==> flow/design.v <==
module fullreg #(  parameter N = 16 )(
    input [N-1:0] d,
    output reg [N-1:0] q,
    input clk,
    input en,
    input clr,  
    input rst   
    );
always @(posedge clk,posedge rst) begin
    if(rst)
        q<=0;
    else    
    if(en==1)begin
        if(clr)
            q<=0;
        else
            q<=d;
    end
end
endmodule
module exp_adder_bias (
    input  wire [7:0] exp1,    
    input  wire [7:0] exp2,    
    output wire [7:0] exp_out  
);
    wire [8:0] sum;            
    wire [8:0] sum_minus_bias;
    assign sum = exp1 + exp2;
    assign sum_minus_bias = sum - 9'd127;
    assign exp_out = sum_minus_bias[7:0];
endmodule
module exp_normalizer (
    input  wire        msb_mult,    
    input  wire [7:0]  exp_in,      
    output wire [7:0]  exp_out      
);
    assign exp_out = msb_mult ? (exp_in + 8'd1) : exp_in;
endmodule
module mantissa_normalizer (
    input  wire [47:0] mult_out,    
    output wire [23:0] mant_out     
);
    assign mant_out = mult_out[47] ? 
                      mult_out[47:24] : 
                      mult_out[46:23];
endmodule
module mult24 (
    input  wire [23:0] a,    
    input  wire [23:0] b,    
    output wire [47:0] p     
);
    assign p = $unsigned(a) * $unsigned(b);
endmodule
module fp32mult (
    input  wire [31:0] x1,
    input  wire [31:0] x2,
    input  wire        en,
    input  wire        rst,
    input  wire        clk,
    output wire [31:0] y,
    output wire        ready
);
    wire [31:0] x1_reg;
    wire [31:0] x2_reg;
    fullreg #(32) reg_x1 (.clk(clk), .rst(rst), .clr(1'b0), .en(en), .d(x1), .q(x1_reg));
    fullreg #(32) reg_x2 (.clk(clk), .rst(rst), .clr(1'b0), .en(en), .d(x2), .q(x2_reg));
    wire sign1 = x1_reg[31];
    wire sign2 = x2_reg[31];
    wire [7:0] exp1 = x1_reg[30:23];
    wire [7:0] exp2 = x2_reg[30:23];
    wire [23:0] mant1 = {1'b1, x1_reg[22:0]};  
    wire [23:0] mant2 = {1'b1, x2_reg[22:0]};
    wire sign_result = sign1 ^ sign2;
    wire [7:0] exp_sum;
      wire en_d1;
    wire en_d2;
    exp_adder_bias exp_add_inst (
        .exp1(exp1),
        .exp2(exp2),
        .exp_out(exp_sum)
    );
    wire [47:0] mant_product;
    mult24 mult_inst (
        .a(mant1),
        .b(mant2),
        .p(mant_product)
    );
    wire [7:0] exp_norm;
    exp_normalizer exp_norm_inst (
        .msb_mult(mant_product[47]),
        .exp_in(exp_sum),
        .exp_out(exp_norm)
    );
    wire [23:0] mant_norm;
    mantissa_normalizer mant_norm_inst (
        .mult_out(mant_product),
        .mant_out(mant_norm)
    );
    wire [31:0] result_comb;
    assign result_comb = {sign_result, exp_norm, mant_norm[22:0]};
    fullreg #(32) reg_out (
        .clk(clk),
        .rst(rst),
        .clr(1'b0),
        .en(en_d1),
        .d(result_comb),
        .q(y)
    );
    fullreg #(1) reg_en_stage1 (
        .clk(clk),
        .rst(rst),
        .clr(1'b0),
        .en(1'b1),
        .d(en),
        .q(en_d1)
    );
    fullreg #(1) reg_en_stage2 (
        .clk(clk),
        .rst(rst),
        .clr(1'b0),
        .en(1'b1),
        .d(en_d1),
        .q(en_d2)
    );
    assign ready = en_d2;
endmodule
clock: 5.19 ns
lec_check: 0
cap_margin: 20
core_aspect_ratio: 0.5
core_margin: 2
core_utilization: 72
cts_cluster_diameter: 371
cts_cluster_size: 95
place_density: 0.38
slew_margin: 20
tns_end_percent: 10
run.sh (not shown) runs the stock make flow with config.mk's settings and CLKGATE_MAP_FILE=.
The baseline finished with negative setup slack left.
Edit:
Settings changed: CORE_ASPECT_RATIO 0.5 to not set, CTS_CLUSTER_DIAMETER 371 to not set, CTS_CLUSTER_SIZE 95 to not set, PLACE_DENSITY 0.38 to not set, PLACE_DENSITY_LB_ADDON set to 0.08, TNS_END_PERCENT 10 to not set.
Clock period 5.19 ns to 7.14 ns, I/O delays scaled along.
Outcome:
- The new run finished but failed the layout checks on negative setup slack
- worst setup slack gains 2.0 ns
- hold slack gains 0.0043 ns
- die size hardly moves
- synthesized area does not change
Edit:
Settings changed: CORE_UTILIZATION 72 to 40, PLACE_DENSITY_LB_ADDON 0.08 to not set.
Clock period 7.14 ns to 8.69 ns, I/O delays scaled along.
What happened: This time the run passed the timing, DRC and antenna checks; hold slack hardly moves; setup slack improves by 0.61 ns; via count fell by 11%.
Edit:
Settings changed: CORE_UTILIZATION 40 to 72, CTS_CLUSTER_SIZE set to 33, PLACE_DENSITY_LB_ADDON set to 0.08.
Clock period 8.69 ns to 6.81 ns, I/O delays scaled along.
The new run produced a layout that fails on negative setup slack.
Cell count decreases by 3.8%.
Die size drops by 44%.
Via count came out higher by 20%.
Critical path depth is higher by 5.
Clock-buffer cell count goes up by 1.
Edit:
Settings changed: CORE_UTILIZATION 72 to 65, CTS_CLUSTER_SIZE 33 to not set, PLACE_DENSITY_LB_ADDON 0.08 to not set.
=>
- The changed run completed, yet does not pass: negative setup slack
- worst setup slack improved by 0.31 ns
- synthesized cell count is unchanged
- via count drops by 9.4%
- cell count increases by 2.1%
- non-clock buffer count went up by 10
- first-iteration DRC count falls by 47%
- synthesized area stays the same
- critical path depth drops by 3
- wire length drops by 15%

---

== v58 ==
RTL: the design.v shown in full above, as it stands there.
Settings: LEC_CHECK=0, ABC_AREA=1, CAP_MARGIN=35, CORE_ASPECT_RATIO=0.74, CORE_MARGIN=2, CORE_UTILIZATION=72, CTS_CLUSTER_DIAMETER=340, CTS_CLUSTER_SIZE=77, GPL_ROUTABILITY_DRIVEN=1, HOLD_SLACK_MARGIN=0.29, MAX_ROUTING_LAYER=met5, MIN_ROUTING_LAYER=met1, PLACE_DENSITY=0.64, SETUP_SLACK_MARGIN=-0.66, SLEW_MARGIN=20, TNS_END_PERCENT=95; clock period 9.49 ns.
Looking at the reports, v58 completed the entire flow and the layout it produced met the timing, DRC and antenna checks.
Input changes introduced in v51 (baseline for comparison: v58):
Settings: ABC_AREA: 1 -> unset; CTS_CLUSTER_SIZE: 77 -> 100; CORE_ASPECT_RATIO: 0.74 -> unset; CTS_CLUSTER_DIAMETER: 340 -> 196; CORE_UTILIZATION: 72 -> 68; SETUP_SLACK_MARGIN: -0.66 -> unset; TNS_END_PERCENT: 95 -> 10; PLACE_DENSITY: 0.64 -> unset; HOLD_SLACK_MARGIN: 0.29 -> unset; MAX_ROUTING_LAYER: met5 -> unset; the clock period (ns, I/O delays scaled along): 9.49 -> 12.4.
==> comparison <==
Having completed the whole flow, v51 delivered a layout that passed the timing, DRC and antenna checks. Across both runs, stage delay of the slowest cell on the critical path was lower for v51 than for v58. Number of cells on the worst reg-to-reg path in v51 vs v58: up 8.7%. Between v51 and v58, it is v51 whose final wirelength is lower, by 12 mm. Relative to v58, the logic depth of the worst path, buffers included measured on v51 has increased by a little under 10%. In the tables for v58 and v51, sequential share of layout area reads higher with v51. Of v58 and v51, v51 shows the higher combinational share of cell area, with v58 below it. Of v58 and v51, v51 shows the lower overall routing resource usage, with v58 above it.
Relative to v51, the following input files were edited for v41:
Settings: a change of CTS_CLUSTER_DIAMETER from 196 to 366; a change of CORE_UTILIZATION from 68 to 41.
### Flow results
- v41 vs v51: post-route clock period utilization up
- [compare] base=v51 new=v41: post-route met1 wirelength picked up an extra about 18%, highest achievable clock rate went down.
- In the flow results for v41 and v51, the final instance area is smaller on v51.
- v41 vs v51, destination of the critical timing path: reg_out.q[21]$_DFFE_PP0P_ vs reg_out.q[9]$_DFFE_PP0P_
- Worst hold slack after final layout essentially unchanged between v41 and v51.
- Comparing v41 against v51, there is no change at all in count of sequential standard cells.
- [compare] base=v51 new=v41: total track usage saw a decrease, wire length went up 5.4 mm.
Changes in v47 relative to v41:
Settings: changing CORE_UTILIZATION from 41 to 72; removing CTS_CLUSTER_SIZE (formerly 100); setting PLACE_DENSITY_LB_ADDON to 0.26 for the first time; removing CTS_CLUSTER_DIAMETER (formerly 366); changing TNS_END_PERCENT from 10 to 95; changing the clock period (ns, I/O delays scaled along) from 12.4 to 6.07.
==> results <==
v47 finished every stage; the final checks, however, were not passed, the failures being setup timing.
Summary of the comparison: count of buffering cells on the critical path with inverters included is higher in v47, relative to v41.
Per the comparison of v47 with v41, post-route fraction of the period consumed by the critical path moved up.
Minimum clock period (v47 over v41): decrease, 930 ps
On v47: total negative slack is 42560 ps lower than what v41 gave.
Of v47 and v41, it is v47 that has the higher number of cells upsized or downsized after cts.

---

RTL: the design.v shown in full above, as it stands there.
make LEC_CHECK=0 CAP_MARGIN=20 CORE_MARGIN=2 CORE_UTILIZATION=72 CTS_CLUSTER_SIZE=77 MAX_ROUTING_LAYER=met4 PLACE_DENSITY_LB_ADDON=0.08 SETUP_SLACK_MARGIN=2.07 SLEW_MARGIN=20 TNS_END_PERCENT=5 finish   # period 6.98 ns
The starting point finished but failed the layout checks on negative setup slack.
Next try:
==> flow/config.mk (replaced) <==
export PLATFORM = sky130hd
export DESIGN_NAME = fp32mult
export DESIGN_NICKNAME = fp32mult
export VERILOG_FILES = /design/flow/design.v
export SDC_FILE = /design/flow/constraint.sdc
export NUM_CORES = 4
export LEC_CHECK = 0
export CAP_MARGIN = 20
export CORE_MARGIN = 2
export CORE_UTILIZATION = 40
export SLEW_MARGIN = 20
==> flow/constraint.sdc (replaced) <==
create_clock -name core_clock -period 10.0 [get_ports {clk}]
set_input_delay 2.0000 -clock core_clock [delete_from_list [all_inputs] [get_ports {clk}]]
set_output_delay 2.0000 -clock core_clock [all_outputs]
set_load 0.01 [all_outputs]
Result:
- The changed run completed with no timing, DRC or antenna violations
- wire length decreases by 2.8%
- critical path depth decreases by 1
- setup slack improves by 1.6 ns
- die area increases by 78%
- register-to-register slack improves by 1.6 ns
- synthesized cell count is unchanged
- final cell count increases by 5.7%
- via count decreases by 9.7%
- hold slack is about the same
Next try:
--- a/flow/config.mk
+++ b/flow/config.mk
@@ -6,6 +6,8 @@
 export NUM_CORES = 4
 export LEC_CHECK = 0
+export ABC_AREA = 0
 export CAP_MARGIN = 20
-export CORE_MARGIN = 2
-export CORE_UTILIZATION = 40
-export SLEW_MARGIN = 20
+export CELL_PAD_IN_SITES_GLOBAL_PLACEMENT = 1
+export CORE_MARGIN = 10
+export CORE_UTILIZATION = 48
+export SLEW_MARGIN = 25
- fmax is lower by 2.2%
- register-to-register slack got worse by 0.19 ns
- synthesized area is unchanged
- non-clock buffer count came out higher by 5
Next try:
==> flow/config.mk (replaced) <==
export PLATFORM = sky130hd
export DESIGN_NAME = fp32mult
export DESIGN_NICKNAME = fp32mult
export VERILOG_FILES = /design/flow/design.v
export SDC_FILE = /design/flow/constraint.sdc
export NUM_CORES = 4
export LEC_CHECK = 0
export CAP_MARGIN = 20
export CORE_MARGIN = 2
export CORE_UTILIZATION = 40
export MAX_ROUTING_LAYER = met4
export SLEW_MARGIN = 5
=>
- The changed run passed the timing, DRC and antenna checks
- clock-buffer cell count stays the same
- via count hardly moves
- clock skew is about the same
- routed wire length went down by 4.6%
- worst setup slack improved by 0.19 ns
Next try:
--- a/flow/config.mk
+++ b/flow/config.mk
@@ -7,6 +7,9 @@
 export LEC_CHECK = 0
 export CAP_MARGIN = 20
+export CORE_ASPECT_RATIO = 0.5
 export CORE_MARGIN = 2
-export CORE_UTILIZATION = 40
-export MAX_ROUTING_LAYER = met4
-export SLEW_MARGIN = 5
+export CORE_UTILIZATION = 56
+export CTS_CLUSTER_DIAMETER = 200
+export CTS_CLUSTER_SIZE = 100
+export SLEW_MARGIN = 20
+export TNS_END_PERCENT = 25
Setup slack gets better by 0.24 ns.
First-iteration DRC count goes down by about a fifth.
Clock skew goes down by 0.011 ns.
Synthesized cell count is unchanged.
Routed wire length goes down by a few percent.
Count of clock-buffer cells in the layout stays the same.
Next try:
==> flow/config.mk (replaced) <==
export PLATFORM = sky130hd
export DESIGN_NAME = fp32mult
export DESIGN_NICKNAME = fp32mult
export VERILOG_FILES = /design/flow/design.v
export SDC_FILE = /design/flow/constraint.sdc
export NUM_CORES = 4
export LEC_CHECK = 0
export ABC_AREA = 0
export CAP_MARGIN = 20
export CELL_PAD_IN_SITES_GLOBAL_PLACEMENT = 1
export CORE_ASPECT_RATIO = 1.48
export CORE_MARGIN = 10
export CORE_UTILIZATION = 48
export CTS_CLUSTER_SIZE = 45
export SLEW_MARGIN = 25
Result:
- wire length rose by 23%
- cell count went up by 1.5%
- global-route usage decreases by 3.5 points
